==> design/flow/design.v <==
`timescale 1ns / 1ps
module uart_rx #(
  parameter   CLK_FREQ      = 125_000_000,
  parameter   BAUD_RATE     = 115_200,
  parameter   CLKS_PER_BIT  = CLK_FREQ / BAUD_RATE
)
(
  input wire        iClk, iRst,
  input wire        iRxSerial,
  output wire [7:0] oRxByte, 
  output wire       oRxDone
 );
  localparam sIDLE             = 3'b000;
  localparam sRX_START         = 3'b001;
  localparam sRX_DATA          = 3'b010;
  localparam sRX_SAMPLE        = 3'b011;
  localparam sRX_DATA_COMPLETE = 3'b100;
  localparam sRX_STOP          = 3'b101;
  localparam sRX_DONE          = 3'b110;
  reg [2:0] rFSM_Current, wFSM_Next; 
  reg [$clog2(CLKS_PER_BIT):0]   rCnt_Current, wCnt_Next;
  reg [2:0] rBit_Current, wBit_Next;
  reg [7:0] rRxData_Current, wRxData_Next;  
  reg rRx1, rRx2;
  always @(posedge iClk)
    begin
      rRx1 <= iRxSerial;
      rRx2 <= rRx1;
    end
  always @(posedge iClk)
    begin
      if(iRst == 1)
      begin
          rFSM_Current <= sIDLE;
          rCnt_Current <= 0;
          rBit_Current <= 0;
          rRxData_Current <= 0;
      end
      else
      begin
          rFSM_Current <= wFSM_Next;
          rCnt_Current <= wCnt_Next;
          rBit_Current <= wBit_Next;
          rRxData_Current <= wRxData_Next;
      end
    end
 always @(*)
    begin
        case(rFSM_Current)
            sIDLE: 
                begin
                wCnt_Next = 0;
                wBit_Next = 0;
                wRxData_Next = 0; 
                if(iRxSerial == 0)
                    wFSM_Next = sRX_START;
                else
                    wFSM_Next = sIDLE;
                end
            sRX_START:
                begin
                    wBit_Next = 0;
                    wRxData_Next = rRxData_Current;
                    if(rCnt_Current < (CLKS_PER_BIT - 1) ) begin
                        wFSM_Next = sRX_START;
                        wCnt_Next = rCnt_Current + 1;
                    end else begin
                        wFSM_Next = sRX_DATA;
                        wCnt_Next = 0;
                    end
                end
            sRX_DATA:
                begin
                    if(rCnt_Current < (((CLKS_PER_BIT-1)/2) - 1))
                        begin
                        wFSM_Next = sRX_DATA;
                        wCnt_Next = rCnt_Current + 1;
                        wBit_Next = rBit_Current;
                        wRxData_Next = rRxData_Current;
                        end
                    else
                        begin
                        wFSM_Next = sRX_SAMPLE;
                        wCnt_Next = rCnt_Current + 1;
                        wBit_Next = rBit_Current;
                        wRxData_Next = rRxData_Current;
                        end
                end
            sRX_SAMPLE:
                begin
                    wFSM_Next = sRX_DATA_COMPLETE;
                    wCnt_Next = rCnt_Current + 1;
                    wBit_Next = rBit_Current;
                    wRxData_Next = {rRx2, rRxData_Current[7:1]};
                end
            sRX_DATA_COMPLETE:
                begin
                    if(rCnt_Current < (CLKS_PER_BIT - 1))
                        begin
                        wFSM_Next = sRX_DATA_COMPLETE;
                        wCnt_Next = rCnt_Current + 1;
                        wBit_Next = rBit_Current;
                        wRxData_Next = rRxData_Current;
                        end
                    else
                        begin
                        if(rBit_Current < 7)
                            begin
                            wFSM_Next = sRX_DATA;
                            wCnt_Next = 0;
                            wBit_Next = rBit_Current+1;
                            wRxData_Next = rRxData_Current;
                            end
                        else
                            begin
                            wFSM_Next = sRX_STOP;
                            wCnt_Next = 0;
                            wBit_Next = 0;
                            wRxData_Next = rRxData_Current;
                            end    
                        end
                end
            sRX_STOP:
                begin
                    wRxData_Next = rRxData_Current;
                    wBit_Next = 0;
                    if (rCnt_Current < (CLKS_PER_BIT - 1))
                        begin
                            wFSM_Next = sRX_STOP;
                            wCnt_Next = rCnt_Current + 1;
                        end
                    else
                        begin
                            wFSM_Next = sRX_DONE;
                            wCnt_Next = 0;
                        end
                end
            sRX_DONE:
                begin
                wRxData_Next = rRxData_Current;
                wBit_Next = 0;
                wCnt_Next = 0;
                wFSM_Next = sIDLE;
                end
            default:
                begin
                wFSM_Next = sIDLE;
                wCnt_Next = 0;
                wBit_Next = 0;
                wRxData_Next = 0;
                end
            endcase
    end
    assign oRxByte = rRxData_Current;
    assign oRxDone = (rFSM_Current == sRX_DONE) ? 1 : 0;
endmodule
`timescale 1ns / 1ps
module uart_tx #(
    parameter   CLK_FREQ      = 125000000,
    parameter   BAUD_RATE     = 115200,
    parameter   CLKS_PER_BIT  = CLK_FREQ / BAUD_RATE
  )
  (
   input wire       iClk, iRst,
   input wire       iTxStart,
   input wire [7:0] iTxByte, 
   output wire      oTxSerial,
   output wire      oTxBusy,
   output wire      oTxDone
   );
  localparam sIDLE         = 3'b000;
  localparam sTX_START     = 3'b001;
  localparam sTX_DATA      = 3'b010;
  localparam sTX_STOP      = 3'b011;
  localparam sDONE         = 3'b100;
  reg [2:0] rFSM_Current, wFSM_Next; 
  reg [$clog2(CLKS_PER_BIT):0]   rCnt_Current, wCnt_Next;
  reg [2:0] rBit_Current, wBit_Next;
  reg [7:0] rTxData_Current, wTxData_Next;
  always @(posedge iClk)
  begin
    if (iRst==1)
      begin
        rFSM_Current <= sIDLE;
        rCnt_Current <= 0;
        rBit_Current <= 0;
        rTxData_Current <= 0;
      end
    else
      begin
        rFSM_Current <= wFSM_Next;
        rCnt_Current <= wCnt_Next;
        rBit_Current <= wBit_Next;
        rTxData_Current <= wTxData_Next;
      end
  end
  always @(*)
    begin
      case (rFSM_Current)
        sIDLE :
          begin
            wCnt_Next = 0;
            wBit_Next = 0;
            if (iTxStart == 1)
              begin
                wFSM_Next = sTX_START;
                wTxData_Next = iTxByte;    
              end
            else
             begin    
                wFSM_Next = sIDLE;
                wTxData_Next = rTxData_Current;
             end
          end 
        sTX_START :
            begin
              wTxData_Next = rTxData_Current;
              wBit_Next = 0;
              if (rCnt_Current < (CLKS_PER_BIT - 1) )
                begin
                  wFSM_Next = sTX_START;
                  wCnt_Next = rCnt_Current + 1;
                end
              else
                begin
                  wFSM_Next = sTX_DATA;
                  wCnt_Next = 0;
                end
            end 
          sTX_DATA :
            begin
              if (rCnt_Current < (CLKS_PER_BIT - 1) )
                begin
                  wFSM_Next = sTX_DATA;
                  wCnt_Next = rCnt_Current + 1;
                  wTxData_Next = rTxData_Current;
                  wBit_Next = rBit_Current;
                end
              else
                begin
                  wCnt_Next = 0;
                  if (rBit_Current != 7)
                    begin
                      wFSM_Next = sTX_DATA;
                      wBit_Next = rBit_Current + 1;
                      wTxData_Next = { 1'b0, rTxData_Current[7:1] };  
                    end
                  else
                    begin
                      wFSM_Next = sTX_STOP;
                      wBit_Next = 0;
                      wTxData_Next = rTxData_Current;
                    end
                end
            end  
          sTX_STOP :
            begin
              wTxData_Next = rTxData_Current;
              wBit_Next = 0;
              if (rCnt_Current < (CLKS_PER_BIT - 1) )
                begin
                  wFSM_Next = sTX_STOP;
                  wCnt_Next = rCnt_Current + 1;
                end
              else
                begin
                  wFSM_Next = sDONE;
                  wCnt_Next = 0;
                end
            end 
          sDONE :
            begin
              wTxData_Next = rTxData_Current;
              wBit_Next = 0;
              wCnt_Next = 0;
              wFSM_Next = sIDLE;
            end
          default :
            begin
              wFSM_Next = sIDLE;
              wCnt_Next = 0;
              wBit_Next = 0;
              wTxData_Next = 0;
            end 
        endcase
    end
  reg rTxSerial;
  always @(*)
  begin
    if (rFSM_Current == sTX_START)
      rTxSerial = 0;
    else if (rFSM_Current == sTX_DATA)
      rTxSerial = rTxData_Current[0];
    else
      rTxSerial = 1;
  end
  assign oTxSerial = rTxSerial;
  assign oTxBusy = ( (rFSM_Current == sIDLE) || (rFSM_Current == sDONE) ) ? 0 : 1;
  assign oTxDone = (rFSM_Current == sDONE) ? 1 : 0;
endmodule
`timescale 1ns / 1ps
module partial_full_adder(
    input   wire iA, iB,
    input   wire iCarryIn,
    output  wire oSum, oGen, oPropagate
    );
assign oSum = iA ^ iB ^ iCarryIn;
assign oGen = iA & iB;
assign oPropagate = iA | iB;
endmodule
`timescale 1ns / 1ps
module carry_lookahead_adder_4b #(
    parameter ADDER_WIDTH = 4
) (
    input   wire [ADDER_WIDTH-1:0] iA, iB,
    input   wire                   iCarryIn,
    output  wire [ADDER_WIDTH-1:0] oSum,
    output  wire                   oCarry
);
    wire [ADDER_WIDTH-1:0] wGen, wPropagate;
    partial_full_adder PFA1(
        .iA(iA[0]),
        .iB(iB[0]),
        .iCarryIn(iCarryIn),
        .oSum(oSum[0]),
        .oGen(wGen[0]),
        .oPropagate(wPropagate[0])
    );
    partial_full_adder PFA2(
        .iA(iA[1]),
        .iB(iB[1]),
        .iCarryIn(wCarry[0]),  
        .oSum(oSum[1]),
        .oGen(wGen[1]),
        .oPropagate(wPropagate[1])
    );
    partial_full_adder PFA3(
        .iA(iA[2]),
        .iB(iB[2]),
        .iCarryIn(wCarry[1]),  
        .oSum(oSum[2]),
        .oGen(wGen[2]),
        .oPropagate(wPropagate[2])
    );
    partial_full_adder PFA4(
        .iA(iA[3]),
        .iB(iB[3]),
        .iCarryIn(wCarry[2]),  
        .oSum(oSum[3]),
        .oGen(wGen[3]),
        .oPropagate(wPropagate[3])
    );
    wire [ADDER_WIDTH-2:0] wCarry;
    assign wCarry[0] = wGen[0] | (wPropagate[0] & iCarryIn);
    assign wCarry[1] = wGen[1] | (wPropagate[1] & wGen[0]) | (wPropagate[1] & wPropagate[0] & iCarryIn);
    assign wCarry[2] = wGen[2] | (wPropagate[2] & wGen[1]) | (wPropagate[2] & wPropagate[1] & wGen[0]) | (wPropagate[2] & wPropagate[1] & wPropagate[0] & iCarryIn);
    assign oCarry    = wGen[3] | (wPropagate[3] & wGen[2]) | (wPropagate[3] & wPropagate[2] & wGen[1]) | (wPropagate[3] & wPropagate[2] & wPropagate[1] & wGen[0]) | (wPropagate[3] & wPropagate[2] & wPropagate[1] & wPropagate[0] & iCarryIn); 
endmodule
`timescale 1ns / 1ps
module carry_lookahead_adder_16b (
    input   wire [15:0] iA, iB,
    input   wire                   iCarryIn,
    output  wire [15:0] oSum,
    output  wire                   oCarry
);
    wire [2:0] w_oCarry;
    carry_lookahead_adder_4b CLA1(.iA(iA[3:0]), .iB(iB[3:0]), .iCarryIn(iCarryIn), .oSum(oSum[3:0]), .oCarry(w_oCarry[0]));
    carry_lookahead_adder_4b CLA2(.iA(iA[7:4]), .iB(iB[7:4]), .iCarryIn(w_oCarry[0]), .oSum(oSum[7:4]), .oCarry(w_oCarry[1]));
    carry_lookahead_adder_4b CLA3(.iA(iA[11:8]), .iB(iB[11:8]), .iCarryIn(w_oCarry[1]), .oSum(oSum[11:8]), .oCarry(w_oCarry[2]));
    carry_lookahead_adder_4b CLA4(.iA(iA[15:12]), .iB(iB[15:12]), .iCarryIn(w_oCarry[2]), .oSum(oSum[15:12]), .oCarry(oCarry));
endmodule
`timescale 1ns / 1ps
module carry_select_adder_Nb #(
    parameter ADDER_WIDTH = 128,
    parameter SUB_WIDTH = 16
) (
    input   wire [ADDER_WIDTH-1:0] iA, iB,
    input   wire                   iCarryIn,
    output  wire [ADDER_WIDTH-1:0] oSum,
    output  wire                   oCarry
);
    wire oCarry1;
    wire [1:0] oCarryFA [0:ADDER_WIDTH/SUB_WIDTH-1];
    wire [SUB_WIDTH-1:0] oSumFA [0:ADDER_WIDTH/SUB_WIDTH-1][0:1];
    carry_lookahead_adder_16b CLA(.iA(iA[SUB_WIDTH-1:0]), .iB(iB[SUB_WIDTH-1:0]), .iCarryIn(iCarryIn), .oSum(oSum[SUB_WIDTH-1:0]), .oCarry(oCarry1));
    genvar i;
    generate
        for (i = SUB_WIDTH; i < ADDER_WIDTH; i = i + SUB_WIDTH)
        begin : adders
            carry_lookahead_adder_16b CLA_noCarry(.iA(iA[i+SUB_WIDTH-1:i]), .iB(iB[i+SUB_WIDTH-1:i]), .iCarryIn(1'b0), .oSum(oSumFA[i/SUB_WIDTH][0]), .oCarry(oCarryFA[i/SUB_WIDTH][0]));
            carry_lookahead_adder_16b CLA_carry(.iA(iA[i+SUB_WIDTH-1:i]), .iB(iB[i+SUB_WIDTH-1:i]), .iCarryIn(1'b1), .oSum(oSumFA[i/SUB_WIDTH][1]), .oCarry(oCarryFA[i/SUB_WIDTH][1]));
        end
    endgenerate
    wire [1:ADDER_WIDTH/SUB_WIDTH-1] mux_select;
    assign mux_select[1] = (oCarry1 == 0) ? oCarryFA[1][0] : oCarryFA[1][1];
    genvar j;
    generate
        for (j = 2; j < ADDER_WIDTH/SUB_WIDTH; j = j + 1)
        begin
            assign mux_select[j] = (mux_select[j-1] == 0) ? oCarryFA[j-1][0] : oCarryFA[j-1][1];
        end
    endgenerate
    generate
        genvar l;
        for (l = 0; l < SUB_WIDTH; l = l + 1)
        begin : assign_bit
            assign oSum[SUB_WIDTH + l] = (oCarry1 == 0) ? oSumFA[1][0][l] : oSumFA[1][1][l];
        end
    endgenerate
    genvar k;
    generate
        for (k = SUB_WIDTH*2; k < ADDER_WIDTH; k = k + SUB_WIDTH)
        begin : assign_sum
            genvar l;
            for (l = 0; l < SUB_WIDTH; l = l + 1)
            begin : assign_bit
                assign oSum[k+l] = (mux_select[k/SUB_WIDTH] == 0) ? oSumFA[k/SUB_WIDTH][0][l] : oSumFA[k/SUB_WIDTH][1][l];
            end
        end
    endgenerate
    assign oCarry = (mux_select[ADDER_WIDTH/SUB_WIDTH-1] == 0) ? oCarryFA[ADDER_WIDTH/SUB_WIDTH-1][0] : oCarryFA[ADDER_WIDTH/SUB_WIDTH-1][1];
endmodule
`timescale 1ns / 1ps
module mp_adder #(
      parameter OPERAND_WIDTH = 512,
      parameter ADDER_WIDTH   = 128,
      parameter N_ITERATIONS  = OPERAND_WIDTH / ADDER_WIDTH
    )
    (
    input  wire                       iClk,
    input  wire                       iRst,
    input  wire                       iStart,
    input  wire                       iCommand,
    input  wire [OPERAND_WIDTH-1:0]   iOpA,
    input  wire [OPERAND_WIDTH-1:0]   iOpB,
    output wire [OPERAND_WIDTH:0]     oRes,  
    output wire                       oDone);
    wire [OPERAND_WIDTH-1:0] regA_D;
    reg  [OPERAND_WIDTH-1:0] regA_Q;
    always @(posedge iClk)
    begin
        if(iRst==1)     regA_Q <= { OPERAND_WIDTH{1'b0} }; 
        else            regA_Q <= regA_D;
    end
    wire [OPERAND_WIDTH-1:0] regB_D;
    reg  [OPERAND_WIDTH-1:0] regB_Q;    
    always @(posedge iClk)
    begin
      if(iRst==1)       regB_Q <= {OPERAND_WIDTH{1'b0}}; 
      else              regB_Q <= regB_D;
    end
    reg          muxA_sel;
    wire [OPERAND_WIDTH-1:0] muxA_Out;
    assign muxA_Out = (muxA_sel == 0) ? iOpA : { {ADDER_WIDTH{1'b0}}  , regA_Q[OPERAND_WIDTH-1:ADDER_WIDTH]};
    assign regA_D = muxA_Out;
    wire [OPERAND_WIDTH-1:0] w_invOpB;
    assign w_invOpB = (iCommand == 0) ? iOpB : (~iOpB);
    reg  muxB_sel;
    wire  [OPERAND_WIDTH-1:0] muxB_Out;
    assign muxB_Out = (muxB_sel == 0) ? w_invOpB : { {ADDER_WIDTH{1'b0}}  , regB_Q[OPERAND_WIDTH-1:ADDER_WIDTH]};
    assign regB_D = muxB_Out;
    wire [ADDER_WIDTH-1:0]  operandA;
    wire [ADDER_WIDTH-1:0]  operandB;
    wire                    carry_in;
    wire [ADDER_WIDTH-1:0]  result;
    wire                    carry_out;
    carry_select_adder_Nb #( .ADDER_WIDTH(ADDER_WIDTH)) 
    carry_select_inst   (
        .iA( operandA ), 
        .iB( operandB ),
        .iCarryIn( carry_in ),
        .oSum(result),
        .oCarry(carry_out)
      );
    reg  [OPERAND_WIDTH-1:0] regResult;
    always @(posedge iClk)
    begin
        if(iRst==1)   regResult <= { OPERAND_WIDTH{1'b0} };
      else            regResult <= { result, regResult[OPERAND_WIDTH-1:ADDER_WIDTH] };
    end
    reg  regCout;
    always @(posedge iClk)
    begin
      if(iRst==1)   regCout <= 1'b0;
      else          regCout <= carry_out;
    end
    wire w_Carry;
    assign w_Carry = (iCommand == 0) ? 1'b0 : 1'b1;  
    reg  muxCarry_sel;
    wire muxCarryIn;
    assign muxCarryIn = (muxCarry_sel == 0) ? w_Carry : regCout;
    assign operandA = regA_Q;
    assign operandB = regB_Q;
    assign carry_in = muxCarryIn;
    assign oRes = { regCout, regResult};
    localparam s_IDLE         = 3'b000;
    localparam s_STORE_OPS    = 3'b001;
    localparam s_ADD_FIRST    = 3'b010;
    localparam s_ADD_WORDS    = 3'b011;
    localparam s_DONE         = 3'b100;
    reg [2:0] rFSM_current, wFSM_next;
    always @(posedge iClk)
    begin
        if(iRst==1)	  
            rFSM_current <= s_IDLE;
        else          
            rFSM_current <= wFSM_next;
    end
    reg [$clog2(N_ITERATIONS):0] rCnt_Current, wCnt_next;
    always @(posedge iClk)
    begin
        if(iRst==1)	  
            rCnt_Current <= 0;
        else          
            rCnt_Current <= wCnt_next;
    end
    always @(*)
    begin
        case(rFSM_current)
            s_IDLE: 
              begin         
                muxA_sel = 0;
                muxB_sel = 0;
                muxCarry_sel = 0;
                wCnt_next = 0;
                if (iStart==1)
                    wFSM_next = s_STORE_OPS;
                else
                    wFSM_next = s_IDLE;
              end
            s_STORE_OPS: 
              begin
                muxA_sel = 0;
                muxB_sel = 0;
                muxCarry_sel = 0;
                wCnt_next = rCnt_Current + 1;
                wFSM_next = s_ADD_FIRST;
              end
            s_ADD_FIRST: 
              begin
                muxA_sel = 1;
                muxB_sel = 1;
                muxCarry_sel = 0;
                wCnt_next = rCnt_Current + 1;
                wFSM_next = s_ADD_WORDS;
              end
            s_ADD_WORDS: 
              begin
                muxA_sel = 1;
                muxB_sel = 1;
                muxCarry_sel = 1;
                wCnt_next = rCnt_Current + 1;
                if ( rCnt_Current < (N_ITERATIONS - 1) )
                  wFSM_next = s_ADD_WORDS;
                else
                  wFSM_next = s_DONE;
              end
            s_DONE:
              begin
                muxA_sel = 1;
                muxB_sel = 1;
                muxCarry_sel = 1;
                wCnt_next = 0;
                wFSM_next = s_IDLE;
              end  
            default: 
              begin 
                muxA_sel = 0;
                muxB_sel = 0;
                muxCarry_sel = 0;
                wCnt_next = 0;
                wFSM_next = s_IDLE;
              end
        endcase
    end
    reg regDone;
    always @(posedge iClk)
    begin
      if(iRst)    regDone <= 1'd0; 
      else        regDone <= ( rFSM_current == s_DONE ) ? 1'b1 : 1'b0;
    end
    assign oDone = regDone;
endmodule
`timescale 1ns / 1ps
module uart_top #(
    parameter   OPERAND_WIDTH = 512,
    parameter   ADDER_WIDTH   = 128,
    parameter   NBYTES        = OPERAND_WIDTH / 8,  
    parameter   CLK_FREQ      = 125_000_000,
    parameter   BAUD_RATE     = 7_812_500    
  )  
  (
    input   wire   iClk, iRst,
    input   wire   iRx,
    output  wire   oTx
  );
  reg [NBYTES*8-1:0] rBuffer1, rBuffer2;
  wire [(NBYTES)*8:0] wBuffer3;
  reg [(NBYTES+1)*8-1:0] rBufferRes;
  localparam s_IDLE         = 3'b000;
  localparam s_WAIT_RX1     = 3'b001;
  localparam s_WAIT_RX2     = 3'b010;
  localparam s_ADDITION     = 3'b011;
  localparam s_TX           = 3'b100;
  localparam s_WAIT_TX      = 3'b101;
  localparam s_DONE         = 3'b110;
  localparam s_WAIT_ADD_SUB = 3'b111;
  reg [2:0]   rFSM;  
  reg         rTxStart;
  reg [7:0]   rTxByte;
  wire        wTxBusy;
  wire        wTxDone;
  wire [7:0] wRxByte;
  wire wRxDone;
  uart_tx #(  .CLK_FREQ(CLK_FREQ), .BAUD_RATE(BAUD_RATE) )
  UART_TX_INST
    (.iClk(iClk),
     .iRst(iRst),
     .iTxStart(rTxStart),
     .iTxByte(rTxByte),
     .oTxSerial(oTx),
     .oTxBusy(wTxBusy),
     .oTxDone(wTxDone)
     );
  uart_rx #( .CLK_FREQ(CLK_FREQ), .BAUD_RATE(BAUD_RATE) )
  UART_RX_INST
  (.iClk(iClk),
   .iRst(iRst),
   .iRxSerial(iRx),
   .oRxByte(wRxByte),
   .oRxDone(wRxDone)
   );
   reg r_StartAdd;
   wire w_DoneAdd;
   mp_adder #( .OPERAND_WIDTH(OPERAND_WIDTH), .ADDER_WIDTH(ADDER_WIDTH) ) MP_ADDER_INST
   (.iClk(iClk),
    .iRst(iRst),
    .iStart(r_StartAdd),
    .iCommand(r_add_sub[0]),
    .iOpA(rBuffer1),
    .iOpB(rBuffer2),
    .oRes(wBuffer3),
    .oDone(w_DoneAdd)
   );
   reg [7:0] r_add_sub;
  reg [$clog2(NBYTES):0] rCnt_Current;
  always @(posedge iClk)
  begin
  if (iRst == 1 ) 
    begin
      rFSM <= s_IDLE;
      rTxStart <= 0;
      rCnt_Current <= 0;
      rTxByte <= 0;
      rBuffer1 <= 0;
      rBuffer2 <= 0;
      rBufferRes <= 0;
    end 
  else 
    begin
      case (rFSM)
        s_IDLE :
          begin
            rFSM <= s_WAIT_ADD_SUB;
          end
        s_WAIT_ADD_SUB :
          begin
            if (wRxDone==1)
                begin
                    r_add_sub <= wRxByte;
                    rFSM <= s_WAIT_RX1;
                end 
             else
                begin
                    rFSM <= s_WAIT_ADD_SUB;
                end           
          end
        s_WAIT_RX1 :
          begin
          r_StartAdd <= 0;
            if (wRxDone==1)
                begin
                if(rCnt_Current<NBYTES-1)
                    begin
                    rCnt_Current<=rCnt_Current+1;
                    rFSM <= s_WAIT_RX1;
                    rBuffer1 <= { rBuffer1[NBYTES*8-9:0],wRxByte};            
                    end
                else
                    begin
                    rCnt_Current<=0;
                    rBuffer1 <= { rBuffer1[NBYTES*8-9:0],wRxByte}; 
                    rFSM <= s_WAIT_RX2;
                    end
                end 
             else
                begin
                    rFSM <= s_WAIT_RX1;
                end           
          end
          s_WAIT_RX2 :
          begin
            if (wRxDone==1)
                begin
                if(rCnt_Current<NBYTES-1)
                    begin
                    r_StartAdd <= 0;
                    rCnt_Current<=rCnt_Current+1;
                    rFSM <= s_WAIT_RX2;
                    rBuffer2 <= { rBuffer2[NBYTES*8-9:0],wRxByte};            
                    end
                else
                    begin
                    rCnt_Current<=0;
                    rBuffer2 <= { rBuffer2[NBYTES*8-9:0],wRxByte}; 
                    r_StartAdd <= 1;                  
                    rFSM <= s_ADDITION;
                    end
                end 
             else
                begin
                    r_StartAdd <= 0;
                    rFSM <= s_WAIT_RX2;
                end           
          end  
        s_ADDITION:
        begin
            rCnt_Current<=0;
            if(w_DoneAdd != 1)
                begin
                    r_StartAdd <= 1;
                    rFSM <= s_ADDITION;
                end
            else
                begin
                r_StartAdd <= 0;
                rFSM <= s_TX;
                if(r_add_sub[0] == 0)
                    begin
                    rBufferRes <= {7'b0000000,wBuffer3};
                    end
                else
                    begin
                    rBufferRes <= {8'b00000000,wBuffer3[OPERAND_WIDTH-1:0]};
                    end
                end
        end
        s_TX :
          begin
            if ( (rCnt_Current < (NBYTES+1)) && (wTxBusy ==0) ) 
              begin
                rFSM <= s_WAIT_TX;
                rTxStart <= 1; 
                rTxByte <= rBufferRes[(NBYTES+1)*8-1:(NBYTES+1)*8-8];             
                rBufferRes <= {rBufferRes[(NBYTES+1)*8-9:0] , 8'b0000_0000};     
                rCnt_Current <= rCnt_Current + 1;
              end 
            else 
              begin 
                rFSM <= s_DONE;
                rTxStart <= 0;
                rTxByte <= 0;
                rCnt_Current <= 0;
              end
            end 
            s_WAIT_TX :
              begin
                if (wTxDone) begin
                  rFSM <= s_TX;
                end else begin
                  rFSM <= s_WAIT_TX;
                  rTxStart <= 0;                   
                end
              end 
            s_DONE :
              begin
                rFSM <= s_WAIT_ADD_SUB;     
              end 
            default :
              rFSM <= s_IDLE;
          endcase
      end
    end       
endmodule
==> design/flow/run.sh <==
#!/bin/bash
# the make line also repeats each setting of config.mk as NAME=value (left out here)
make -C /OpenROAD-flow-scripts/flow DESIGN_CONFIG=/design/flow/config.mk WORK_HOME=/design/flow/orfs CLKGATE_MAP_FILE= finish
==> design/flow/config.mk <==
export PLATFORM = sky130hd
export DESIGN_NAME = uart_top
export DESIGN_NICKNAME = uart_top
export VERILOG_FILES = /design/flow/design.v
export SDC_FILE = /design/flow/constraint.sdc
export NUM_CORES = 4
export LEC_CHECK = 0
export ABC_AREA = 0
export CAP_MARGIN = 20
export CELL_PAD_IN_SITES_DETAIL_PLACEMENT = 0
export CORE_ASPECT_RATIO = 1.47
export CORE_MARGIN = 2
export CORE_UTILIZATION = 72
export CTS_CLUSTER_DIAMETER = 27
export CTS_CLUSTER_SIZE = 100
export HOLD_SLACK_MARGIN = -0.09
export MAX_ROUTING_LAYER = met4
export MIN_ROUTING_LAYER = met1
export PLACE_DENSITY_LB_ADDON = 0.11
export SETUP_SLACK_MARGIN = 0.79
export SLEW_MARGIN = 20
export TNS_END_PERCENT = 50
==> design/flow/constraint.sdc <==
create_clock -name core_clock -period 3.29 [get_ports {iClk}]
set_input_delay 0.6580 -clock core_clock [delete_from_list [all_inputs] [get_ports {iClk}]]
set_output_delay 0.6580 -clock core_clock [all_outputs]
set_load 0.01 [all_outputs]
==> results.txt, run 1 <==
Results of the full flow below.

Run status:
- The run finished, with violations left.
- A clean result was blocked by setup timing.

Worst hold path:
- Note that the worst hold path type here is input pin to register.
- The run gives the startpoint of the lowest-slack hold path as iRst.
- In the hold report, the worst path ends at MP_ADDER_INST.regResult[118].
- The run puts the number of stages on the worst hold path at 2.

Worst setup path:
- The run gives the terminus of the critical flop-to-flop path as MP_ADDER_INST.regResult[509].
- The run gives the startpoint of the worst-slack reg-to-reg timing path as MP_ADDER_INST.regA_Q[7].
- The launch point of the critical path was reported as MP_ADDER_INST.regA_Q[7].
- The run puts the logic depth of the worst path, buffers included at 18.
- The largest individual stage delay along the critical path comes from the cell sky130_fd_sc_hd__fa_2.
- The report lists the cells along the critical path as inv_1 > ha_1 > inv_1 > a21oi_1 > a21oi_2 > nor3_4 > buf_12 > o311ai_4 > buf_6 > o211ai_4 > nand2_2 > a311oi_2 > buf_4 > o21bai_2 > a21o_1 > fa_2 > xnor2_2 > nor2_1.
- The run puts the worst path required time at approximately 4.2 ns.
- The run gives the critical path launch point type as a register.
- The run gives the largest fanout on the critical path as 3.
- The cell family contributing the most delay on the critical path is AND-OR/OR-AND gates.
- The run gives the critical path arrival as 4.53 ns.
- The run puts the number of cells traversed by the worst register-to-register path at 18.
- The run gives the biggest cell delay along the critical path as 0.38 ns.
- The run puts the register-to-register path setup slack at -0.35 ns.
- The capture point of the critical path was reported as MP_ADDER_INST.regResult[509].
- STA classifies the critical path endpoint as a register.
- The timing report notes that buffer and inverter cells on the critical path total 5.
- Counting stages on the worst path, the most repeated cell is sky130_fd_sc_hd__inv_1.
- The critical path in this run is classified as register to register.

Placement:
- Port buffering added 3 buffers.
- The run gives the global placer's final weighted congestion as around 0.95.
- The run puts the detailed placement HPWL at 220,000 µm.

Yosys:
- The run gives the cell type contributing the most total cell area after synthesis as sky130_fd_sc_hd__dfxtp_1.
- The run gives the simple-gate portion of the synthesized area as 0.169.
- The run puts the number of cells produced by synthesis at 13,400.
- The run gives the proportion of register bits with asynchronous set or reset after synthesis as 0.
- The run puts the number of cells in the yosys synthesis report at 13,400.
- The run puts the mean instance size in the synthesized netlist at a little under 9 µm².
- The warning tally printed by Yosys for this design is 5.
- The run gives the share of the synthesized area in the top cell type as 0.533.
- The run gives the most common cell in the netlist as sky130_fd_sc_hd__dfxtp_1.
- The run puts the yosys-reported design area after synthesis at 119,000 µm².
- After synthesis, the largest family of logic cells by area is simple AND/OR/NAND/NOR gates.
- The main area contributors are sky130_fd_sc_hd__dfxtp_1 53%, sky130_fd_sc_hd__nand2_1 9.1%, sky130_fd_sc_hd__a21oi_1 6.4%, sky130_fd_sc_hd__a211oi_1 5.7%, sky130_fd_sc_hd__mux2i_1 4.3%.
- The run puts the post-synth net total at ~14,000.
- Of the total synthesized cell area, the portion taken by XOR and XNOR cells is 0.0449.
- After synthesis, the most frequently instantiated cells are 3,160 x sky130_fd_sc_hd__dfxtp_1, 2,882 x sky130_fd_sc_hd__nand2_1, 1,530 x sky130_fd_sc_hd__a21oi_1, 1,251 x sky130_fd_sc_hd__nor2_1, 933 x sky130_fd_sc_hd__clkbuf_1.
- The commonest register cell is sky130_fd_sc_hd__dfxtp_1.
- The run puts the register share after synthesis at 0.533.
- The run gives the adder-cell area share of the yosys netlist as 0.0319.
- The run puts the and-or/or-and share of the synthesized area at 0.135.
- The run gives the post-synth tally of flip-flops with integrated enable as 2.
- In the Yosys stats the netlist draws on ~84 distinct library cells.
- The run puts the fraction of synthesized area in multiplexers at 0.0433.
- The run gives the synthesized cell area as between 100,000 and 150,000 µm².
- The run gives the register bit total from synthesis as 3,162.

Final timing:
- The run puts the post-route worst setup slack at -0.353 ns.
- Setup repair after global routing could not meet its margin everywhere.
- Setup total negative slack on the finished layout was measured at -9.95 ns.
- The run gives the transition time of the tightest slew-check pin as 1.16 ns.
- The run puts the count of pins over their slew limit at 0.
- The run puts the share of the clock period used by the worst path after layout at 1.11.
- The run puts the maximum clock rate at ~270 MHz.
- The run gives the final setup skew as a little under 0.09 ns.
- The run gives the final count of negative-setup-slack endpoints as just under 60.
- The run gives the final hold violation count as 0.
- The run gives the final critical path time including I/O delays and setup as 3.64 ns.
- The worst pin sits at a relative slew slack of 0.206.

Floorplanning:
- From bottom edge to top edge, the die measures ~500 µm.
- The run puts the starting utilization of the core area at 0.725.
- The run puts the horizontal die dimension at roughly 340 µm.
- The run puts the chip area at about 170,000 µm².
- The run puts the number of placement rows at around 180.
- The run puts the core box area at about 160,000 µm².
- The run puts the total I/O pin count at 4.

Power:
- The run puts the worst vdd rail ir drop at about 0.63 mV.
- Switching power as a fraction of the total was reported as 0.230.
- The run puts the power drawn by the combinational cells at ~2.5 mW.
- Power attributed to sequential cells is ~39 mW.
- Summed over the clock group, the power is 51.1 mW.
- The run puts the net switching component of the power at between 20 and 25 mW.
- The run puts the power share of the combinational group at 0.027.
- The run puts the internal power at around 70 mW.
- The power report attributes to the clock group a share of 0.552.
- The run puts the final total power at just over 90 mW.
- The run gives the leakage dissipation as ~50 nW.
- The run gives the top power consumer group as the clock network.
- The run puts the areal power density over the cells at 649 nW/µm².
- The power report attributes to the sequential group a share of 0.421.

Drt:
- The first detailed-routing pass took 7 iterations.
- The run puts the number of antenna-violating nets in the routed design at 0.
- In the routed design, unresolved DRC markers number 0.
- The run puts the iteration-0 DRC count of the detailed router at between 10,000 and 15,000.
- The final route contains between 90,000 and 100k vias.
- The run puts the routed wire length at ~380,000 µm.
- The run puts the average wire per standard cell at 23.9 µm.
- Per the detail_route report, vias per standard cell equal slightly above 6.

Clocking:
- The run puts the CTS sink count at 3,162.
- The run puts the TritonCTS buffer count at 469.
- The run gives the clock tree from TritonCTS as done.
- The run gives the maximum clock insertion buffer count as 4.
- The run gives the clock input transition at the sequential cells of the worst setup and hold paths as roughly 0.06 ns.
- The run gives the clock latency on the worst-skew pair as 1.01 ns.
- The cell sitting at the root of the clock tree is a sky130_fd_sc_hd__clkbuf_16.
- The run puts the H-tree depth at 5.

Final layout:
- The run gives the final net count as roughly 14,000.
- Compared with the post-synthesis result, the final layout area differs by 20.2%.

Global route:
- The run puts the via count of the first global-routing pass at roughly 99,000.
- The run puts the number of antenna violations at the first check in global routing at 34.
- The run puts the total overflow reported by the global router at 0.
- Summed over all routing layers, the global router reports a total usage of 0.438.
- The run puts the largest net degree at the start of global routing at about 190.
- The first global-routing pass estimated 562,000 µm of wire.

Flow run:
- The run gives the number of violations of the max-capacitance limit as 0.
- Across all stage logs, warnings added up to between 200 and 250.
-- final cells by class --
cell class / count / area (µm²)
antenna: 20 / 50.0
clock buffer: 547 / 12500
clock inverter: 304 / 3650
fill: 7780 / 21000
inverter: 342 / 1290
multi-input combinational: 8893 / 52300
sequential: 3162 / 63400
tap: 2184 / 2730
timing repair buffer: 639 / 6870
-- stage by stage --
step / std cells / setup slack, ns / util / hold WS (ns) / cell area, µm²
after floorplan: 13400 / 0.0321 / - / 0.310 / 119000
after detailed placement: 15100 / -0.542 / 0.752 / 0.327 / 123000
after global routing: 16100 / -0.446 / 0.872 / 0.226 / 143000
after CTS: 16000 / -0.332 / 0.863 / 0.183 / 141000
final: 16100 / -0.353 / 0.872 / 0.210 / 143000
after global placement: 15100 / -0.538 / 0.752 / 0.314 / 123000
-- what timing repair did --
| item | CTS | global route |
|---|---|---|
| buffers inserted | 53 | 25 |
| hold buffers | 0 | 0 |
| cloned | 7 | 16 |
| endpoints found under the setup margin | 600 | 484 |
| gates resized | 297 | 174 |
| pin swaps | 134 | 104 |
-- metal layers --
metal | GRT usage | vias to the layer above | routed length, µm
met5 | - | - | 0
met4 | 0.368 | 0 | 38800
met3 | 0.0713 | 2040 | 29900
met2 | 0.724 | 6060 | 185000
met1 | 0.461 | 47100 | 130000
li1 | - | 44300 | -
==> run 2: changes to the inputs <==
ABC_AREA = default   (was 0)
CELL_PAD_IN_SITES_DETAIL_PLACEMENT = default   (was 0)
CORE_ASPECT_RATIO = default   (was 1.47)
CORE_UTILIZATION = 57   (was 72)
CTS_CLUSTER_DIAMETER = default   (was 27)
CTS_CLUSTER_SIZE = default   (was 100)
HOLD_SLACK_MARGIN = default   (was -0.09)
MAX_ROUTING_LAYER = default   (was met4)
MIN_ROUTING_LAYER = default   (was met1)
PLACE_DENSITY_LB_ADDON = default   (was 0.11)
SETUP_SLACK_MARGIN = 1.3   (was 0.79)
TNS_END_PERCENT = 5   (was 50)
clock period = 8.0 ns   (was 3.29 ns; I/O delays follow)
==> run 2 against run 1 <==
  * The run now finishes clean
  * Global-route usage shrank 14 points
  * Setup slack gained 4.1 ns
  * Clock skew shrank 0.036 ns
==> results.txt, run 2 <==
Results of the full flow below.

Worst setup path:
- The critical path capture point is MP_ADDER_INST.regResult[501] (was MP_ADDER_INST.regResult[509]).
- The cell at the slowest stage of the critical path is sky130_fd_sc_hd__nor4_1 (was sky130_fd_sc_hd__fa_2).
- The launch point of the worst path was MP_ADDER_INST.regB_Q[66] (was MP_ADDER_INST.regA_Q[7]).
- The critical path arrival was 4.98 ns (was 4.53 ns).
- The classification of the worst setup path is register to register (unchanged).
- The run gives the register-to-register path setup slack as 3.80 ns (was -0.35 ns).
- The run gives the critical path buffer and inverter count as 1 (was 5).
- The run gives the nature of the critical path endpoint as a register (unchanged).
- The run puts the number of cells traversed by the worst register-to-register path at 14 (was 18).
- The run gives the startpoint of the worst-slack reg-to-reg timing path as MP_ADDER_INST.regB_Q[66] (was MP_ADDER_INST.regA_Q[7]).
- The run gives the worst path required time as 8.78 ns (was 4.18 ns).
- Series of cell instances along the critical path: inv_1 > ha_1 > nor4_1 > a21boi_0 > nor4b_4 > a211oi_4 > o211ai_2 > a311oi_2 > nor2_1 > o21bai_1 > a21oi_1 > fa_1 > xor2_1 > nor2_1 (was inv_1 > ha_1 > inv_1 > a21oi_1 > a21oi_2 > nor3_4 > buf_12 > o311ai_4 > buf_6 > o211ai_4 > nand2_2 > a311oi_2 > buf_4 > o21bai_2 > a21o_1 > fa_2 > xnor2_2 > nor2_1).
- The run gives the logic depth of the worst path, buffers included as 14 (was 18).
- The critical path's top delay family is AND-OR/OR-AND gates (unchanged).
- The run puts the largest fanout on the critical path at 4 (was 3).
- The critical path launch point type is a register (unchanged).
- The terminus of the critical flop-to-flop path is MP_ADDER_INST.regResult[501] (was MP_ADDER_INST.regResult[509]).
- The critical path's most frequent cell is sky130_fd_sc_hd__nor2_1 (was sky130_fd_sc_hd__inv_1).
- The biggest cell delay along the critical path is 0.68 ns (was 0.38 ns).

Worst hold path:
- The run puts the number of stages on the worst hold path at 0 (was 2).
- The run gives the type of the worst min-delay path as register to register (was input pin to register).
- The worst-case hold path end point was UART_RX_INST.rRx2 (was MP_ADDER_INST.regResult[118]).
- The startpoint of the lowest-slack hold path was UART_RX_INST.rRx1 (was iRst).

Drt:
- The run gives the routed wire length as 325,000 µm (was 384,000 µm).
- The run gives the number of antenna-violating nets in the routed design as 0 (unchanged).
- The run puts the DRC violation count after routing at 0 (unchanged).
- The average wire per standard cell is 20.5 µm (was 23.9 µm).
- The run gives the number of detailed-route iterations in the first pass as 6 (was 7).
- The run puts the iteration-0 DRC count of the detailed router at 7,451 (was 11,500).
- The run puts the routed via count at 87,000 (was 99,400).
- The via density per instance is 5.48 (was 6.18).

Yosys:
- The run gives the register share after synthesis as 0.533 (unchanged).
- The run gives the register bit total from synthesis as 3,162 (unchanged).
- The top logic cell family in the synthesized netlist is simple AND/OR/NAND/NOR gates (unchanged).
- The synthesized cell area was 119,000 µm² (unchanged).
- The run puts the simple-gate portion of the synthesized area at 0.169 (unchanged).
- The xor and xnor fraction of the mapped netlist area came to 0.0449 (unchanged).
- The run puts the number of distinct library cell variants in the gate-level netlist after synthesis at 84 (unchanged).
- The and-or/or-and share of the synthesized area came to 0.135 (unchanged).
- The run puts the fraction of synthesized area in multiplexers at 0.0433 (unchanged).
- The post-synth net total is 13,700 (unchanged).
- The warning count from the yosys run came to 5 (unchanged).
- The run gives the mean instance size in the synthesized netlist as 8.87 µm² (unchanged).
- The number of cells produced by synthesis is 13,400 (unchanged).
- The run gives the most common cell in the netlist as sky130_fd_sc_hd__dfxtp_1 (unchanged).
- The number of cells in the yosys synthesis report was 13,400 (unchanged).
- Top cell types by occurrence after synthesis: 3,160 x sky130_fd_sc_hd__dfxtp_1, 2,882 x sky130_fd_sc_hd__nand2_1, 1,530 x sky130_fd_sc_hd__a21oi_1, 1,251 x sky130_fd_sc_hd__nor2_1, 933 x sky130_fd_sc_hd__clkbuf_1 (unchanged).
- The run gives the share of the synthesized area in the top cell type as 0.533 (unchanged).
- The adder-cell area share of the yosys netlist came to 0.0319 (unchanged).
- The prevailing post-synth register cell is sky130_fd_sc_hd__dfxtp_1 (unchanged).
- The cell type contributing the most total cell area after synthesis is sky130_fd_sc_hd__dfxtp_1 (unchanged).
- The run puts the proportion of register bits with asynchronous set or reset after synthesis at 0 (unchanged).
- The run puts the yosys-reported design area after synthesis at 119,000 µm² (unchanged).
- The post-synth tally of flip-flops with integrated enable was 2 (unchanged).
- Post-synth area hogs: sky130_fd_sc_hd__dfxtp_1 53%, sky130_fd_sc_hd__nand2_1 9.1%, sky130_fd_sc_hd__a21oi_1 6.4%, sky130_fd_sc_hd__a211oi_1 5.7%, sky130_fd_sc_hd__mux2i_1 4.3% (unchanged).

Final layout:
- The final net count was 13,100 (was 13,800).
- The area overhead of the layout relative to synthesis is 9.79% (was 20.2%).
- The final cell utilization of the core is 0.630 (was 0.872).
- The count of fill cells added during filler insertion is 17,800 (was 7,780).

Floorplanning:
- The run gives the number of placement rows as 167 (was 180).
- The horizontal die dimension came to 460 µm (was 339 µm).
- The run gives the core box area as 207,000 µm² (was 164,000 µm²).
- The die boundary height is 460 µm (was 496 µm).
- The run puts the starting utilization of the core area at 0.573 (was 0.725).
- The run puts the total I/O pin count at 4 (unchanged).
- The run gives the chip area as 212,000 µm² (was 168,000 µm²).

Placement:
- The run gives the global placer's final weighted congestion as 0.940 (was 0.948).
- The count of input and output buffers came to 3 (unchanged).
- The run puts the detailed placement HPWL at 215,000 µm (was 220,000 µm).

Power:
- The run puts the clock power share at 0.472 (was 0.552).
- The run gives the areal power density over the cells as 246 nW/µm² (was 649 nW/µm²).
- The power share of the combinational group came to 0.027 (about the same).
- The top power consumer group is sequential cells (was the clock network).
- The run puts the switching part of the total at 0.215 (was 0.230).
- The power dissipated in sequential cells is 16.1 mW (was 39.1 mW).
- The net switching component of the power was 6.91 mW (was 21.3 mW).
- The run gives the internal power as 25.2 mW (was 71.3 mW).
- The leakage dissipation was 44.1 nW (was 50.2 nW).
- The run gives the worst vdd rail ir drop as 0.224 mV (was 0.629 mV).
- The run puts the total clock network power at 15.1 mW (was 51.1 mW).
- Per report_power, the Combinational row totals about 860 µW.
- The run gives the power share of the sequential group as 0.501 (was 0.421).

Final timing:
- The worst slew margin relative to its limit came to 0.0569 (was 0.206).
- The final count of negative-setup-slack endpoints is 0 (was 59).
- The final critical path time including I/O delays and setup is 4.20 ns (was 3.64 ns).
- The run gives the final setup skew as 0.0517 ns (was 0.0878 ns).
- The run gives the final hold violation count as 0 (unchanged).
- The run puts the setup TNS after final layout at 0 ns (was -9.95 ns).
- The run gives the transition time of the tightest slew-check pin as 1.41 ns (was 1.16 ns).
- The run gives the share of the clock period used by the worst path after layout as 0.526 (was 1.11).
- RSZ-0062 raised after global routing: false (was true).
- The run gives the count of pins over their slew limit as 0 (unchanged).
- The maximum clock rate is 238 MHz (was 274 MHz).

Global route:
- The run gives the total overflow reported by the global router as 0 (unchanged).
- The run puts the via count of the first global-routing pass at 81,800 (was 99,400).
- The run gives the number of antenna violations at the first check in global routing as 35 (was 34).
- The run puts the total routing resource utilization after global routing at 0.298 (was 0.438).
- The run gives the wire length of the first global-routing pass as 494,000 µm (was 562,000 µm).
- The run gives the largest net degree at the start of global routing as 246 (was 193).

Clocking:
- The run gives the TritonCTS buffer count as 335 (was 469).
- The run gives the number of buffers added to fix hold violations after cts as 0 (unchanged).
- The run gives the clock tree from TritonCTS as done (unchanged).
- The CTS sink count came to 3,162 (unchanged).
- The maximum clock insertion buffer count was 4 (unchanged).
- The clock latency on the worst-skew pair is 0.94 ns (was 1.01 ns).
- The run gives the clock input transition at the sequential cells of the worst setup and hold paths as 0.06 ns (about the same).
- The number of setup buffers added after CTS is 0 (was 53).
- The run gives the post-cts repair resize count as 0 (was 297).
- The cell at the root of the clock tree is sky130_fd_sc_hd__clkbuf_16 (unchanged).
- The run gives the H-tree depth as 5 (unchanged).

Run status:
- Outcome: timing/DRC/antenna clean (was complete, but fails checks).

Flow run:
- The run puts the number of OpenROAD warnings at 257 (was 229).
- The run gives the number of violations of the max-capacitance limit as 0 (unchanged).
-- run 2: final cells by class --
type                    count  area [µm²]  area share
diodes                     25        62.6    0.000480
clock buffers             482        9720      0.0745
clock inverters            73         893     0.00685
inverters                 342        1280     0.00985
multi-input cells        8893       50500       0.387
flip-flops and latches   3162       63300       0.486
well taps                2788        3490      0.0268
repair buffers            105        1130     0.00865
-- run 2: per-layer routing --
| layer | wire length [µm] | track usage | part of all wire |
|---|---|---|---|
| met3 | 16100 | 0.0373 | 0.050 |
| met2 | 152000 | 0.484 | 0.47 |
| met1 | 146000 | 0.410 | 0.45 |
| met4 | 10800 | 0.102 | 0.033 |
| met5 | 84 | 0 | 0.00026 |
-- run 2: per-stage QoR --
step	hold slack (ns)	worst slack (ns)	power, mW	cell area (µm²)	instances
global route	0.329	3.55	33.0	130000	15900
finish	0.330	3.80	32.1	130000	15900
detailed placement	0.315	3.82	17.3	120000	15300
floorplan	0.310	4.59	16.9	119000	13400
global placement	0.315	3.82	17.2	120000	15300
CTS	0.327	3.83	32.3	130000	15800
==> run 3: changes to the inputs <==
ABC_AREA = 0   (was default)
CAP_MARGIN = 15   (was 20)
CELL_PAD_IN_SITES_DETAIL_PLACEMENT = 0   (was default)
CORE_ASPECT_RATIO = 1.18   (was default)
CORE_UTILIZATION = 72   (was 57)
HOLD_SLACK_MARGIN = 0.18   (was default)
MAX_ROUTING_LAYER = met4   (was default)
MIN_ROUTING_LAYER = met1   (was default)
PLACE_DENSITY_LB_ADDON = 0.11   (was default)
SETUP_SLACK_MARGIN = 0.36   (was 1.3)
TNS_END_PERCENT = 50   (was 5)
clock period = 2.87 ns   (was 8.0 ns; I/O delays follow)
==> run 3 against run 2 <==
  * The layout now fails its checks (antenna rules, setup timing)
  * Sequential power grew to 2.8 times the previous value
  * Total power grew to 2.7 times the previous value
  * Setup slack lost 4.5 ns
  * Flip-flop count is the same
  * Sequential share of layout area shrank 2.2 points
  * Die area shrank 21%
  * Clock skew grew 0.0075 ns
  * Final cell count grew 0.17%
  * Critical endpoint is now MP_ADDER_INST.regResult[509]
  * Largest cell class unchanged
==> results.txt, run 3 <==
Results of the full flow below.

Run status:
- Outcome: complete, but fails checks (was timing/DRC/antenna clean).
- The layout checks failed on antenna rules, setup timing.

Worst hold path:
- The run puts the number of stages on the worst hold path at 0 (unchanged).
- The type of the worst min-delay path is register to register (unchanged).
- The worst-case hold path end point is UART_RX_INST.rRx2 (unchanged).
- The startpoint of the lowest-slack hold path was UART_RX_INST.rRx1 (unchanged).

Flow run:
- The run puts the number of OpenROAD warnings at 248 (was 257).
- The run gives the number of violations of the max-capacitance limit as 0 (unchanged).

Yosys:
- Top cell types by occurrence after synthesis: 3,160 x sky130_fd_sc_hd__dfxtp_1, 2,882 x sky130_fd_sc_hd__nand2_1, 1,530 x sky130_fd_sc_hd__a21oi_1, 1,251 x sky130_fd_sc_hd__nor2_1, 933 x sky130_fd_sc_hd__clkbuf_1 (unchanged).
- The warning count from the yosys run came to 5 (unchanged).
- The run gives the yosys-reported design area after synthesis as 119,000 µm² (unchanged).
- The run puts the number of cells in the yosys synthesis report at 13,400 (unchanged).
- The run puts the post-synth net total at 13,700 (unchanged).
- The number of distinct library cell variants in the gate-level netlist after synthesis came to 84 (unchanged).
- The run puts the synthesized cell area at 119,000 µm² (unchanged).
- The proportion of register bits with asynchronous set or reset after synthesis came to 0 (unchanged).
- The adder-cell area share of the yosys netlist came to 0.0319 (unchanged).
- The run gives the xor and xnor fraction of the mapped netlist area as 0.0449 (unchanged).
- The run gives the cell type contributing the most total cell area after synthesis as sky130_fd_sc_hd__dfxtp_1 (unchanged).
- The run gives the share of the synthesized area in the top cell type as 0.533 (unchanged).
- The top logic cell family in the synthesized netlist was simple AND/OR/NAND/NOR gates (unchanged).
- The and-or/or-and share of the synthesized area is 0.135 (unchanged).
- The register share after synthesis is 0.533 (unchanged).
- Post-synth area hogs: sky130_fd_sc_hd__dfxtp_1 53%, sky130_fd_sc_hd__nand2_1 9.1%, sky130_fd_sc_hd__a21oi_1 6.4%, sky130_fd_sc_hd__a211oi_1 5.7%, sky130_fd_sc_hd__mux2i_1 4.3% (unchanged).
- The run puts the fraction of synthesized area in multiplexers at 0.0433 (unchanged).
- The run puts the mean instance size in the synthesized netlist at 8.87 µm² (unchanged).
- The simple-gate portion of the synthesized area came to 0.169 (unchanged).
- The most common cell in the netlist is sky130_fd_sc_hd__dfxtp_1 (unchanged).
- The post-synth tally of flip-flops with integrated enable was 2 (unchanged).
- The run gives the register bit total from synthesis as 3,162 (unchanged).
- The prevailing post-synth register cell is sky130_fd_sc_hd__dfxtp_1 (unchanged).
- The run puts the number of cells produced by synthesis at 13,400 (unchanged).

Clocking:
- The maximum clock insertion buffer count was 4 (unchanged).
- The run puts the H-tree depth at 5 (unchanged).
- The run puts the clock latency on the worst-skew pair at 0.94 ns (about the same).
- The run gives the clock input transition at the sequential cells of the worst setup and hold paths as 0.07 ns (was 0.06 ns).
- The run gives the cell at the root of the clock tree as sky130_fd_sc_hd__clkbuf_16 (unchanged).
- The CTS sink count was 3,162 (unchanged).
- The TritonCTS buffer count was 304 (was 335).
- The run gives the clock tree from TritonCTS as done (unchanged).

Global route:
- The run puts the total overflow reported by the global router at 0 (unchanged).
- The run gives the total routing resource utilization after global routing as 0.397 (was 0.298).
- The number of antenna violations at the first check in global routing came to 34 (was 35).
- The largest net degree at the start of global routing came to 165 (was 246).
- The run puts the via count of the first global-routing pass at 91,500 (was 81,800).
- The run gives the wire length of the first global-routing pass as 511,000 µm (was 494,000 µm).

Placement:
- The run gives the count of input and output buffers as 3 (unchanged).
- The run gives the detailed placement HPWL as 221,000 µm (was 215,000 µm).
- The global placer's final weighted congestion was 0.954 (was 0.940).

Drt:
- The run gives the routed wire length as 343,000 µm (was 325,000 µm).
- The DRC violation count after routing came to 0 (unchanged).
- The run puts the average wire per standard cell at 21.6 µm (was 20.5 µm).
- The run puts the routed via count at 94,300 (was 87,000).
- The run gives the via density per instance as 5.93 (was 5.48).
- The run gives the iteration-0 DRC count of the detailed router as 9,328 (was 7,451).
- The run gives the number of antenna-violating nets in the routed design as 1 (was 0).
- The number of detailed-route iterations in the first pass came to 8 (was 6).

Final timing:
- RSZ-0062 raised after global routing: true (was false).
- The run gives the tightest hold margin as 0.344 ns (was 0.330 ns).
- The run gives the final critical path time including I/O delays and setup as 3.60 ns (was 4.20 ns).
- The final setup skew came to 0.0592 ns (was 0.0517 ns).
- The maximum clock rate was 278 MHz (was 238 MHz).
- The run gives the final hold violation count as 0 (unchanged).
- The run puts the post-route worst setup slack at -0.725 ns (was 3.80 ns).
- The run gives the worst slew margin relative to its limit as 0.437 (was 0.0569).
- The run gives the share of the clock period used by the worst path after layout as 1.25 (was 0.526).
- The count of pins over their slew limit is 0 (unchanged).
- The run puts the final count of negative-setup-slack endpoints at 107 (was 0).
- The run puts the transition time of the tightest slew-check pin at 0.834 ns (was 1.41 ns).

Final layout:
- The final net count came to 13,800 (was 13,100).
- The count of fill cells added during filler insertion came to 9,387 (was 17,800).
- The run puts the final cell utilization of the core at 0.836 (was 0.630).
- The area of all sequential standard cells was 63,400 µm² (was 63,300 µm²).
- The run puts the area of combinational cells with multiple inputs at 51,800 µm² (was 50,500 µm²).
- The run puts the area overhead of the layout relative to synthesis at 15.1% (was 9.79%).

Worst setup path:
- The critical path buffer and inverter count was 2 (was 1).
- Series of cell instances along the critical path: ha_1 > a2111oi_4 > a211oi_2 > nor3_4 > buf_12 > o311ai_4 > buf_6 > o211ai_4 > nand2_2 > a311oi_4 > o21bai_2 > a21o_1 > fa_2 > xnor2_2 > nor2_1 (was inv_1 > ha_1 > nor4_1 > a21boi_0 > nor4b_4 > a211oi_4 > o211ai_2 > a311oi_2 > nor2_1 > o21bai_1 > a21oi_1 > fa_1 > xor2_1 > nor2_1).
- The run gives the cell at the slowest stage of the critical path as sky130_fd_sc_hd__a2111oi_4 (was sky130_fd_sc_hd__nor4_1).
- The number of cells traversed by the worst register-to-register path was 15 (was 14).
- The launch point of the worst path was MP_ADDER_INST.regB_Q[2] (was MP_ADDER_INST.regB_Q[66]).
- The run puts the largest fanout on the critical path at 3 (was 4).
- The run gives the terminus of the critical flop-to-flop path as MP_ADDER_INST.regResult[509] (was MP_ADDER_INST.regResult[501]).
- The run puts the critical path arrival at 4.39 ns (was 4.98 ns).
- The nature of the critical path endpoint is a register (unchanged).
- The run gives the biggest cell delay along the critical path as 0.40 ns (was 0.68 ns).
- The run gives the classification of the worst setup path as register to register (unchanged).
- The worst path required time is 3.67 ns (was 8.78 ns).
- The critical path's top delay family is AND-OR/OR-AND gates (unchanged).
- The critical path launch point type is a register (unchanged).
- The startpoint of the worst-slack reg-to-reg timing path is MP_ADDER_INST.regB_Q[2] (was MP_ADDER_INST.regB_Q[66]).
- The critical path capture point is MP_ADDER_INST.regResult[509] (was MP_ADDER_INST.regResult[501]).
- The register-to-register path setup slack was -0.73 ns (was 3.80 ns).
- The run puts the logic depth of the worst path, buffers included at 15 (was 14).

Power:
- The run gives the worst vdd rail ir drop as 0.737 mV (was 0.224 mV).
- The run gives the total clock network power as 40.3 mW (was 15.1 mW).
- The clock power share came to 0.458 (was 0.472).
- The internal power was 68.8 mW (was 25.2 mW).
- The run gives the power dissipated in sequential cells as 44.7 mW (was 16.1 mW).
- The run puts the power share of the combinational group at 0.033 (was 0.027).
- The run puts the power share of the sequential group at 0.509 (was 0.501).
- The top power consumer group is sequential cells (unchanged).
- The run gives the leakage dissipation as 47.8 nW (was 44.1 nW).
- The switching part of the total is 0.217 (was 0.215).
- The areal power density over the cells came to 643 nW/µm² (was 246 nW/µm²).
- The run gives the power drawn by the combinational cells as 2.91 mW (was 857 µW).
- The run gives the net switching component of the power as 19.1 mW (was 6.91 mW).

Floorplanning:
- The core box area is 164,000 µm² (was 207,000 µm²).
- The run puts the total I/O pin count at 4 (unchanged).
- The run gives the horizontal die dimension as 378 µm (was 460 µm).
- The run gives the number of placement rows as 161 (was 167).
- The run puts the chip area at 168,000 µm² (was 212,000 µm²).
- The starting utilization of the core area was 0.726 (was 0.573).
- The die boundary height was 445 µm (was 460 µm).
==> run 3: per-layer routing <==
metal / share of wire / track usage
met1: 0.38 / 0.466
met2: 0.49 / 0.651
met3: 0.072 / 0.0601
met4: 0.066 / 0.227
met5: 0 / -
==> run 3: timing repair <==
item                                    CTS  global route
gates cloned                              3            13
buffers inserted                         24            21
pin swaps                                64           101
hold buffers                              2             0
hold endpoints to repair                 31             0
gates resized                           117           195
endpoints found under the setup margin  341           453
==> run 3: final cells by class <==
class	instances	area share
timing repair buffer	761	0.0557
tap	2200	0.0201
antenna	20	0.000366
multi-input combinational	8893	0.379
clock buffer	434	0.0652
clock inverter	85	0.00729
inverter	342	0.00939
sequential	3162	0.463
==> run 3: through the flow <==
step / std cells / area, µm² / setup slack [ns] / power [mW] / setup TNS [ns]
floorplan: 13400 / 119000 / -0.388 / 47.2 / -3.26
global placement: 15300 / 125000 / -0.913 / 48.3 / -51.80
detailed placement: 15300 / 125000 / -0.957 / 48.4 / -55.38
CTS: 15800 / 135000 / -0.758 / 87.6 / -40.78
global route: 15900 / 137000 / -0.875 / 89.8 / -57.16
finish: 15900 / 137000 / -0.725 / 87.9 / -40.28
==> run 4: changes to the inputs <==
CAP_MARGIN = 5   (was 15)
CELL_PAD_IN_SITES_DETAIL_PLACEMENT = default   (was 0)
CORE_ASPECT_RATIO = 0.53   (was 1.18)
CORE_MARGIN = 3   (was 2)
CORE_UTILIZATION = 56   (was 72)
CTS_CLUSTER_DIAMETER = 103   (was default)
CTS_CLUSTER_SIZE = 43   (was default)
GPL_ROUTABILITY_DRIVEN = 0   (was default)
GPL_TIMING_DRIVEN = 0   (was default)
HOLD_SLACK_MARGIN = default   (was 0.18)
MIN_ROUTING_LAYER = met2   (was met1)
PLACE_DENSITY = 0.83   (was default)
PLACE_DENSITY_LB_ADDON = default   (was 0.11)
SETUP_SLACK_MARGIN = 0.38   (was 0.36)
TNS_END_PERCENT = default   (was 50)
clock period = 6.79 ns   (was 2.87 ns; I/O delays follow)
==> run 4 against run 3 <==
  * Die area increased by 30%
  * Synthesized area did not move
  * Synthesized cell count did not move
  * The run now fails in global routing (5_1_grt)
==> results.txt, run 4 <==
Figures from the flow reports.

Yosys:
- The xor and xnor fraction of the mapped netlist area came to 0.0449 (unchanged).
- The run gives the register share after synthesis as 0.533 (unchanged).
- The cell type contributing the most total cell area after synthesis was sky130_fd_sc_hd__dfxtp_1 (unchanged).
- The register bit total from synthesis came to 3,162 (unchanged).
- The top logic cell family in the synthesized netlist is simple AND/OR/NAND/NOR gates (unchanged).
- The run puts the warning count from the yosys run at 5 (unchanged).
- The run gives the number of distinct library cell variants in the gate-level netlist after synthesis as 84 (unchanged).
- The run puts the post-synth net total at 13,700 (unchanged).
- The number of cells produced by synthesis was 13,400 (unchanged).
- The number of cells in the yosys synthesis report was 13,400 (unchanged).
- The proportion of register bits with asynchronous set or reset after synthesis was 0 (unchanged).
- The and-or/or-and share of the synthesized area is 0.135 (unchanged).
- The run puts the adder-cell area share of the yosys netlist at 0.0319 (unchanged).
- The run gives the post-synth tally of flip-flops with integrated enable as 2 (unchanged).
- The mean instance size in the synthesized netlist is 8.87 µm² (unchanged).
- The most common cell in the netlist is sky130_fd_sc_hd__dfxtp_1 (unchanged).
- Top cell types by occurrence after synthesis: 3,160 x sky130_fd_sc_hd__dfxtp_1, 2,882 x sky130_fd_sc_hd__nand2_1, 1,530 x sky130_fd_sc_hd__a21oi_1, 1,251 x sky130_fd_sc_hd__nor2_1, 933 x sky130_fd_sc_hd__clkbuf_1 (unchanged).
- The synthesized cell area came to 119,000 µm² (unchanged).
- The run gives the prevailing post-synth register cell as sky130_fd_sc_hd__dfxtp_1 (unchanged).
- The fraction of synthesized area in multiplexers came to 0.0433 (unchanged).
- The run gives the share of the synthesized area in the top cell type as 0.533 (unchanged).
- The run puts the simple-gate portion of the synthesized area at 0.169 (unchanged).
- Post-synth area hogs: sky130_fd_sc_hd__dfxtp_1 53%, sky130_fd_sc_hd__nand2_1 9.1%, sky130_fd_sc_hd__a21oi_1 6.4%, sky130_fd_sc_hd__a211oi_1 5.7%, sky130_fd_sc_hd__mux2i_1 4.3% (unchanged).
- The run puts the yosys-reported design area after synthesis at 119,000 µm² (unchanged).

Floorplanning:
- The core box area came to 210,000 µm² (was 164,000 µm²).
- The total I/O pin count was 4 (unchanged).
- The chip area is 218,000 µm² (was 168,000 µm²).
- The horizontal die dimension is 638 µm (was 378 µm).
- The run gives the starting utilization of the core area as 0.566 (was 0.726).
- The die boundary height was 341 µm (was 445 µm).
- The run puts the number of placement rows at 122 (was 161).

Placement:
- The run gives the detailed placement HPWL as 281,000 µm (was 221,000 µm).
- The count of input and output buffers is 3 (unchanged).
- The run puts the cell count after placement at 16,200 (was 15,300).

Clocking:
- The run puts the number of buffers added to fix hold violations after cts at 0 (was 2).
- The run puts the TritonCTS buffer count at 83 (was 304).
- The cell at the root of the clock tree is sky130_fd_sc_hd__clkbuf_16 (unchanged).
- The maximum clock insertion buffer count came to 3 (was 4).
- The run puts the H-tree depth at 3 (was 5).
- The run puts the CTS sink count at 3,162 (unchanged).
- The number of setup buffers added after CTS was 0 (was 24).
- The run puts the post-cts repair resize count at 0 (was 117).

Global route:
- The run puts the total overflow reported by the global router at about 1,400.
- The run gives the total routing resource utilization after global routing as 0.655.

Run status:
- The tool reported: "[ERROR GRT-0116] Global routing finished with congestion. Check the congestion regions in the DRC Viewer".
- The run gives the stage where the flow stopped as global routing (5_1_grt).
- Outcome: aborted with a tool error (was complete, but fails checks).
-- run 4: stage by stage --
step	hold WS (ns)	area [µm²]	util	total power [mW]	setup WS, ns
4_1_cts	0.367	125000	0.594	27.8	1.70
3_5_place_dp	0.332	122000	0.584	20.5	0.882
3_3_place_gp	0.314	122000	0.583	20.4	0.222
2_1_floorplan	0.310	119000	-	19.9	3.38
-- run 4: layer usage --
metal / GRT usage / GRT overflow
met1: - / -
met2: 0.662 / 26
met3: 0.838 / 1332
met4: 0.328 / 8
met5: - / -
Power is estimated from default activity; no workload was simulated.
